==> run G <==
==> flow/design.v <==
module geofence ( clk,reset,X,Y,valid,is_inside);
input clk;
input reset;
input [9:0] X;
input [9:0] Y;
output reg valid;
output is_inside;
reg [2:0]state, next_state;
parameter IDLE = 3'd0,
	  READ = 3'd1,
      SORTING = 3'd2,
	  CAL = 3'd3,
	  OUT = 3'd4,
      BUFFF = 3'd5;
reg [2:0] sort_cnt;
reg [2:0] cnt;
reg [9:0] tmp_x[0:5];
reg [9:0] tmp_y[0:5];
reg [9:0] target_x;
reg [9:0] target_y;
reg [2:0] sort_idx;
reg signed [10:0] buf1;
reg signed [10:0] buf2;
reg signed [21:0] tmp;
reg done;
wire signed [21:0]mul;
assign mul = buf1 * buf2;
reg [5:0] result;
assign is_inside = &result | &(~result);
always@(posedge clk or posedge reset)begin
    if(reset)
        state <= IDLE;
    else 
        state <= next_state;
end
always@(*)begin
    if(reset)
        next_state = IDLE;
    else begin
        case(state)
            IDLE:
                next_state = READ;
            READ:begin
                if(done == 1) next_state = SORTING;
                else next_state = READ;  
            end
            SORTING:begin
                if(sort_idx == 0) next_state = CAL;
                else next_state = SORTING;
            end
            CAL:begin
                if(sort_idx == 6) next_state = OUT;
                else next_state = CAL;
            end 
            OUT:
                next_state = BUFFF;
            BUFFF:
                next_state = READ; 
            default:    next_state = IDLE;
        endcase
    end 
end
always@(posedge clk or posedge reset)begin
    if(reset)begin
        cnt <= 0;
        done <= 0;
        sort_cnt <= 1;
        sort_idx <= 4;
        valid <= 0;
    end
    else begin
        if(next_state == READ) begin
            valid <= 0;
            case(cnt)
                0:begin
                    target_x <= X;
                    target_y <= Y;
                end
                1:begin
                    tmp_x[0] <= X;
                    tmp_y[0] <= Y;
                end
                2:begin
                    tmp_x[1] <= X;
                    tmp_y[1] <= Y;
                end
                3:begin
                    tmp_x[2] <= X;
                    tmp_y[2] <= Y;
                end
                4:begin
                    tmp_x[3] <= X;
                    tmp_y[3] <= Y;
                end
                5:begin
                    tmp_x[4] <= X;
                    tmp_y[4] <= Y;
                end
                6:begin
                    tmp_x[5] <= X;
                    tmp_y[5] <= Y;
                end
            endcase
            if(cnt < 6)
                cnt <= cnt + 1;
            else begin
                cnt <= 0;
                done <= 1;
            end
        end
        else if(next_state == SORTING)begin
            done <= 0;
            case(cnt)
                0:begin
                    buf1 <= tmp_x[sort_cnt] - tmp_x[0];         
                    cnt <= cnt + 1;
                end
                1:begin      
                    buf2 <= tmp_y[sort_cnt+1] - tmp_y[0];    
                    cnt <= cnt + 1;
                end
                2:begin
                    tmp <= mul;
                    buf2 <= tmp_y[sort_cnt] - tmp_y[0];    
                    cnt <= cnt + 1;
                end
                3:begin
                    buf1 <= tmp_x[sort_cnt+1] - tmp_x[0];
                    cnt <= cnt + 1;
                end
                4:begin
                    if(tmp > mul)begin
                        cnt <= 5;
                    end
                    else begin
                        if(sort_cnt == sort_idx) begin
                            sort_idx <= sort_idx - 1;
                            sort_cnt <= 1;
                        end
                        else 
                            sort_cnt <= sort_cnt + 1;
                        cnt <= 0;
                    end
                end
                5:begin
                    tmp_x[sort_cnt] <= tmp_x[sort_cnt+1];
                    tmp_x[sort_cnt+1] <= tmp_x[sort_cnt];
                    tmp_y[sort_cnt] <= tmp_y[sort_cnt+1];
                    tmp_y[sort_cnt+1] <= tmp_y[sort_cnt];
                    if(sort_cnt == sort_idx) begin
                        sort_idx <= sort_idx - 1;
                        sort_cnt <= 1;
                    end
                    else 
                        sort_cnt <= sort_cnt + 1;
                    cnt <= 0;
                end
            endcase
        end
        else if(next_state == CAL)begin
            case(cnt)
            0:begin
                buf1 <= tmp_x[sort_idx] - target_x;
            end
            1:begin
                if(sort_idx == 5)
                    buf2 <= tmp_y[0] - target_y;
                else
                    buf2 <= tmp_y[sort_idx+1] - target_y;
            end
            2:begin
                tmp <= mul;
                buf2 <= tmp_y[sort_idx] - target_y;
            end
            3:begin
                if(sort_idx == 5)
                    buf1 <= tmp_x[0] - target_x;
                else
                    buf1 <= tmp_x[sort_idx+1] - target_x;
             end
            4:begin
                result[sort_idx] <= (tmp > mul);
                sort_idx <= sort_idx + 1;
            end
            endcase
            if(cnt < 4)begin
                cnt <= cnt + 1;
            end
            else 
                cnt <= 0;
        end
        else if(next_state == OUT)begin
            sort_idx <= 4;
            sort_cnt <= 1;
            cnt <= 0;
            valid <= 1;
        end
    end
end
endmodule
==> flow/run.sh <==
#!/bin/bash
# the make line also repeats each setting of config.mk as NAME=value (left out here)
make -C /OpenROAD-flow-scripts/flow DESIGN_CONFIG=/design/flow/config.mk WORK_HOME=/design/flow/orfs CLKGATE_MAP_FILE= finish
==> flow/config.mk <==
export PLATFORM = sky130hd
export DESIGN_NAME = geofence
export DESIGN_NICKNAME = geofence
export VERILOG_FILES = /design/flow/design.v
export SDC_FILE = /design/flow/constraint.sdc
export NUM_CORES = 4
export LEC_CHECK = 0
export ABC_AREA = 1
export CAP_MARGIN = 40
export CELL_PAD_IN_SITES_GLOBAL_PLACEMENT = 3
export CORE_ASPECT_RATIO = 1.82
export CORE_MARGIN = 8
export CORE_UTILIZATION = 44
export CTS_CLUSTER_DIAMETER = 185
export GPL_ROUTABILITY_DRIVEN = 0
export PLACE_DENSITY_LB_ADDON = 0.07
export SLEW_MARGIN = 20
==> flow/constraint.sdc <==
create_clock -name core_clock -period 6.4 [get_ports {clk}]
set_input_delay 1.2800 -clock core_clock [delete_from_list [all_inputs] [get_ports {clk}]]
set_output_delay 1.2800 -clock core_clock [all_outputs]
set_load 0.01 [all_outputs]
==> run D (differences from run G) <==
- CAP_MARGIN: 40 -> 0
- CELL_PAD_IN_SITES_GLOBAL_PLACEMENT: 3 -> not set
- CORE_ASPECT_RATIO: 1.82 -> 0.7
- CORE_MARGIN: 8 -> 2
- CORE_UTILIZATION: 44 -> 72
- CTS_CLUSTER_DIAMETER: 185 -> not set
- CTS_CLUSTER_SIZE: not set -> 10
- GPL_ROUTABILITY_DRIVEN: 0 -> not set
- PLACE_DENSITY: not set -> 0.38
- PLACE_DENSITY_LB_ADDON: 0.07 -> not set
- SETUP_SLACK_MARGIN: not set -> 2.31
- TNS_END_PERCENT: not set -> 5
==> flow/constraint.sdc (replaced) <==
create_clock -name core_clock -period 7.74 [get_ports {clk}]
set_input_delay 1.5480 -clock core_clock [delete_from_list [all_inputs] [get_ports {clk}]]
set_output_delay 1.5480 -clock core_clock [all_outputs]
set_load 0.01 [all_outputs]
==> comparison table <==
quantity	run G	run D
Run status	aborted with a tool error	finished clean
Failing step	global placement without I/O	-
Cell count after synthesis	2662	2662
Yosys synthesis warning count	3	3
Proportion of synthesized chip area in sequential cells	29.9%	29.9%
Mapped cell area	0.0205 mm²	0.0205 mm²
Post-synthesis mux area share	1.02%	1.02%
Average footprint of a synthesized cell	7.71 µm²	7.71 µm²
Net count of the mapped netlist	2938	2938
Most used flip-flop cell	sky130_fd_sc_hd__edfxtp_1	sky130_fd_sc_hd__edfxtp_1
Core area	0.0465 mm²	0.0279 mm²
Pre-Place Util	44.2%	73.4%
Y dimension of the die	307 µm	145 µm
Area fraction in and, or, nand and nor cells	21.6%	21.6%
Share of the synthesized area in the top cell type	27.8%	27.8%
Row Count	107	51
Arithmetic-cell share of the synthesized area counting full adders, half adders and majority gates	19.9%	19.9%
Chip area	0.0541 mm²	0.0299 mm²
Die Wd	176 µm	206 µm
Fraction of registers with async set or reset after synthesis	8.21%	8.21%
Distinct cell type count after synthesis	62	62
Synth Area in XOR/XNOR	1.84%	1.84%


==> run a <==
// geofence: RTL as listed in full above, without the edits since
Settings: LEC_CHECK=0, ABC_AREA=1, CAP_MARGIN=20, CORE_MARGIN=2, CORE_UTILIZATION=44, PLACE_DENSITY_LB_ADDON=0.07, SLEW_MARGIN=20; clock period 8.0 ns.
run.sh (not shown) runs the stock make flow with config.mk's settings and CLKGATE_MAP_FILE=.
==> inputs of run b, as changes to run a <==
- CORE_UTILIZATION: 44 -> 72
- CTS_CLUSTER_SIZE: not set -> 77
- PLACE_DENSITY_LB_ADDON: 0.07 -> 0.04
- SETUP_SLACK_MARGIN: not set -> -0.24
==> flow/constraint.sdc (replaced) <==
create_clock -name core_clock -period 4.31 [get_ports {clk}]
set_input_delay 0.8620 -clock core_clock [delete_from_list [all_inputs] [get_ports {clk}]]
set_output_delay 0.8620 -clock core_clock [all_outputs]
set_load 0.01 [all_outputs]
==> inputs of run c, as changes to run a <==
- ABC_AREA: 1 -> not set
- CORE_UTILIZATION: 44 -> 32
- PLACE_DENSITY_LB_ADDON: 0.07 -> not set
==> flow/constraint.sdc (replaced) <==
create_clock -name core_clock -period 7.4 [get_ports {clk}]
set_input_delay 1.4800 -clock core_clock [delete_from_list [all_inputs] [get_ports {clk}]]
set_output_delay 1.4800 -clock core_clock [all_outputs]
set_load 0.01 [all_outputs]
==> inputs of run d, as changes to run a <==
- ABC_AREA: 1 -> not set
- CORE_UTILIZATION: 44 -> 72
- CTS_CLUSTER_DIAMETER: not set -> 213
- PLACE_DENSITY_LB_ADDON: 0.07 -> not set
- SETUP_SLACK_MARGIN: not set -> 0.31
==> flow/constraint.sdc (replaced) <==
create_clock -name core_clock -period 1.07 [get_ports {clk}]
set_input_delay 0.2140 -clock core_clock [delete_from_list [all_inputs] [get_ports {clk}]]
set_output_delay 0.2140 -clock core_clock [all_outputs]
set_load 0.01 [all_outputs]
==> summary of the runs <==
Run a produced a clean layout. Run b failed in global routing (5_1_grt) on GRT-0116. Run d did not get past clock tree synthesis (4_1_cts) (DPL-0038). Run c ran to the end with no violations. Against run c, the register-to-register slack of run a is higher by 760 ps. Between run c and run a, the lower maximum frequency is in run c (gap about 2.3%, measured against run a). Of run c and run a, run c has the higher first-iteration DRC count (gap about 28%, measured against run a).


==> run F <==
RTL: the design.v shown in full above, as it stands there.
clock: 5.53 ns
lec_check: 0
cap_margin: 20
core_aspect_ratio: 0.95
core_margin: 2
core_utilization: 72
cts_cluster_size: 25
gpl_routability_driven: 1
max_routing_layer: met5
place_density_lb_addon: 0.26
setup_slack_margin: -0.4
slew_margin: 20
tns_end_percent: 70
==> inputs of run H, as changes to run F <==
==> flow/config.mk (replaced) <==
export PLATFORM = sky130hd
export DESIGN_NAME = geofence
export DESIGN_NICKNAME = geofence
export VERILOG_FILES = /design/flow/design.v
export SDC_FILE = /design/flow/constraint.sdc
export NUM_CORES = 4
export LEC_CHECK = 0
export CAP_MARGIN = 20
export CORE_MARGIN = 2
export CORE_UTILIZATION = 40
export SLEW_MARGIN = 20
==> flow/constraint.sdc (replaced) <==
create_clock -name core_clock -period 7.4 [get_ports {clk}]
set_input_delay 1.4800 -clock core_clock [delete_from_list [all_inputs] [get_ports {clk}]]
set_output_delay 1.4800 -clock core_clock [all_outputs]
set_load 0.01 [all_outputs]
==> inputs of run Y, as changes to run F <==
==> flow/config.mk (replaced) <==
export PLATFORM = sky130hd
export DESIGN_NAME = geofence
export DESIGN_NICKNAME = geofence
export VERILOG_FILES = /design/flow/design.v
export SDC_FILE = /design/flow/constraint.sdc
export NUM_CORES = 4
export LEC_CHECK = 0
export ABC_AREA = 1
export CAP_MARGIN = 20
export CORE_ASPECT_RATIO = 1.58
export CORE_MARGIN = 2
export CORE_UTILIZATION = 72
export CTS_CLUSTER_DIAMETER = 204
export CTS_CLUSTER_SIZE = 25
export GPL_ROUTABILITY_DRIVEN = 1
export MAX_ROUTING_LAYER = met4
export PLACE_DENSITY_LB_ADDON = 0.01
export SETUP_SLACK_MARGIN = 1.65
export SLEW_MARGIN = 20
export TNS_END_PERCENT = 5
==> flow/constraint.sdc (replaced) <==
create_clock -name core_clock -period 5.75 [get_ports {clk}]
set_input_delay 1.1500 -clock core_clock [delete_from_list [all_inputs] [get_ports {clk}]]
set_output_delay 1.1500 -clock core_clock [all_outputs]
set_load 0.01 [all_outputs]
==> inputs of run P, as changes to run F <==
==> flow/config.mk (replaced) <==
export PLATFORM = sky130hd
export DESIGN_NAME = geofence
export DESIGN_NICKNAME = geofence
export VERILOG_FILES = /design/flow/design.v
export SDC_FILE = /design/flow/constraint.sdc
export NUM_CORES = 4
export LEC_CHECK = 0
export CAP_MARGIN = 20
export CORE_MARGIN = 2
export CORE_UTILIZATION = 64
export SLEW_MARGIN = 20
==> flow/constraint.sdc (replaced) <==
create_clock -name core_clock -period 8.09 [get_ports {clk}]
set_input_delay 1.6180 -clock core_clock [delete_from_list [all_inputs] [get_ports {clk}]]
set_output_delay 1.6180 -clock core_clock [all_outputs]
set_load 0.01 [all_outputs]
==> comparison table <==
|  | run H | run F | run P | run Y |
|---|---|---|---|---|
| Outcome | complete, no violations | finished with violations | complete, no violations | finished with violations |
| Layout check failures | - | setup timing | - | setup timing |
| Synth Area in Adders | 20.6% | 20.6% | 20.6% | 19.9% |
| Num rows | 81 | 59 | 64 | 77 |
| Portion of netlist area occupied by mux cells | 4.69% | 4.69% | 4.69% | 1.02% |
| Count of warning messages emitted by the tools | 43 | 46 | 45 | 46 |
| Number of tap cells inserted | 664 | 366 | 396 | 355 |
| Routed met2 length | 28700 µm | 30200 µm | 28800 µm | 35200 µm |
| Distinct cells, synth | 65 | 65 | 65 | 62 |
| Routed wire length on met3 | 7320 µm | 8550 µm | 7460 µm | 10300 µm |
| Seq area share | 27.8% | 27.5% | 28.7% | 26.2% |
| Count of inverters other than clock inverters in the layout | 238 | 238 | 238 | 465 |
| Final-stage net count | 2518 | 2599 | 2471 | 3056 |
| Number of global-route vias before repair | 17421 | 18589 | 17134 | 21896 |
| Average routed wire per standard cell | 22.8 µm | 24.2 µm | 24.1 µm | 25.2 µm |
| Final design instance area without fill | 22100 µm² | 22300 µm² | 21400 µm² | 23400 µm² |
| Overall via count from detail_route | 17646 | 18796 | 17528 | 21731 |
